// fp_arithmetic_sequence_generator
module fp_arithmetic_sequence_generator (
    input wire clk,                   
    input wire rst_n,                 
    input wire activate,              
    input wire [31:0] a1,             
    input wire [31:0] d,              
    input wire [31:0] n,              
    input wire [31:0] saddr,          
    output reg done,                  
    output reg [31:0] mem_addr,       
    output reg [31:0] mem_wdata,      
    output reg mem_write,             
    input wire mem_ready              
);
clock: 4.34 ns
lec_check: 0
cap_margin: 20
core_margin: 2
core_utilization: 70
setup_slack_margin: 0.61
slew_margin: 20
run.sh (not shown) runs the stock make flow with config.mk's settings and CLKGATE_MAP_FILE=.
The baseline completed, yet does not pass: setup timing.
Change:
Settings changed: CELL_PAD_IN_SITES_DETAIL_PLACEMENT from default to 0, CELL_PAD_IN_SITES_GLOBAL_PLACEMENT from default to 0, CORE_UTILIZATION 70 to 65, CTS_CLUSTER_DIAMETER from default to 127, CTS_CLUSTER_SIZE from default to 50, MAX_ROUTING_LAYER from default to met5, SETUP_SLACK_MARGIN 0.61 to 0.31, SLEW_MARGIN 20 to 30.
Clock period 4.34 ns to 1.06 ns, I/O delays scaled along.
What happened: This time the run died in global routing on GRT-0232. Synthesized area stays the same. Synthesized cell count stays the same. Die area grows by about 7.5%.
Change:
Settings changed: CELL_PAD_IN_SITES_DETAIL_PLACEMENT 0 to default, CELL_PAD_IN_SITES_GLOBAL_PLACEMENT 0 to default, CORE_UTILIZATION 65 to 40, CTS_CLUSTER_DIAMETER 127 to default, CTS_CLUSTER_SIZE 50 to default, MAX_ROUTING_LAYER met5 to default, SETUP_SLACK_MARGIN 0.31 to default, SLEW_MARGIN 30 to 20.
Clock period 1.06 ns to 5.32 ns, I/O delays scaled along.
Result: This time the run passed the timing, DRC and antenna checks. Die size came out higher by well over a third. Area after synthesis stays the same. Synthesized cell count does not change.
Change:
Settings changed: CORE_UTILIZATION 40 to 72, CTS_CLUSTER_DIAMETER from default to 345, CTS_CLUSTER_SIZE from default to 13.
Clock period 5.32 ns to 9.39 ns, I/O delays scaled along.
What happened: The new run went through all stages and came out clean; count of clock-buffer cells in the layout went up by 9; worst hold slack gets better by 0.019 ns; total power is lower by 45%; final area decreases by 3.7%; worst setup slack gets better by 3.5 ns; global-route usage climbs by 23 points; cell count shrinks by 12%.
Change:
Settings changed: CORE_UTILIZATION 72 to 40, CTS_CLUSTER_DIAMETER 345 to default, CTS_CLUSTER_SIZE 13 to default.
Clock period 9.39 ns to 12.0 ns, I/O delays scaled along.
What happened: Count of clock-buffer cells in the layout rises by 1; routed wire length falls by 6.4%; final area rises by 3.4%; cell count rises by 13%.
Change:
Settings changed: CELL_PAD_IN_SITES_DETAIL_PLACEMENT from default to 0, CELL_PAD_IN_SITES_GLOBAL_PLACEMENT from default to 0, CORE_UTILIZATION 40 to 63, CTS_CLUSTER_DIAMETER from default to 74, CTS_CLUSTER_SIZE from default to 25, MAX_ROUTING_LAYER from default to met5, SLEW_MARGIN 20 to 30.
Clock period 12.0 ns to 3.21 ns, I/O delays scaled along.
Outcome: The changed run completed and failed the layout checks on capacitance limit, slew limit, setup timing; clock power came out higher to 2.8 times its value; via count climbs by a quarter to a third; final cell count increases by a few percent; sequential cell count is unchanged; setup slack loses 7.8 ns; power is higher to 3.5 times its value; non-clock buffer count came out higher by 467.

Starting RTL as in the previous note.
==> flow/config.mk <==
export PLATFORM = sky130hd
export DESIGN_NAME = fp_arithmetic_sequence_generator
export DESIGN_NICKNAME = fp_arithmetic_sequence_generator
export VERILOG_FILES = /design/flow/design.v
export SDC_FILE = /design/flow/constraint.sdc
export NUM_CORES = 4
export LEC_CHECK = 0
export CAP_MARGIN = 20
export CORE_MARGIN = 2
export CORE_UTILIZATION = 70
export CTS_CLUSTER_DIAMETER = 32
export MAX_ROUTING_LAYER = met4
export SETUP_SLACK_MARGIN = 0.73
export SLEW_MARGIN = 20
==> flow/constraint.sdc <==
create_clock -name core_clock -period 4.34 [get_ports {clk}]
set_input_delay 0.8680 -clock core_clock [delete_from_list [all_inputs] [get_ports {clk}]]
set_output_delay 0.8680 -clock core_clock [all_outputs]
set_load 0.01 [all_outputs]
The starting point failed in global routing with ODB-0269.
Rerun with:
Settings changed: CORE_UTILIZATION 70 to 48, CTS_CLUSTER_DIAMETER 32 to default, MAX_ROUTING_LAYER met4 to default, SETUP_SLACK_MARGIN 0.73 to default.
Clock period 4.34 ns to 5.32 ns, I/O delays scaled along.
The changed run ran to the end with no violations.
Synthesized area is unchanged.
Die area is higher by 45%.
Synthesized cell count stays the same.

Starting RTL as in the previous note.
Settings: LEC_CHECK=0, ABC_AREA=1, CAP_MARGIN=20, CELL_PAD_IN_SITES_DETAIL_PLACEMENT=2, CORE_MARGIN=4, CORE_UTILIZATION=40, GPL_ROUTABILITY_DRIVEN=0, SETUP_SLACK_MARGIN=2.83, SLEW_MARGIN=15, TNS_END_PERCENT=90; clock period 12.0 ns.
The starting point completed with no timing, DRC or antenna violations.
Rerun with:
Settings changed: CORE_MARGIN 4 to 10, GPL_ROUTABILITY_DRIVEN 0 to unset, SETUP_SLACK_MARGIN 2.83 to unset.
Result: The changed run produced a clean layout; wire length came out higher by a few percent; total power went up slightly; critical path depth went up by 16.
Power is estimated from default activity; no workload was simulated.
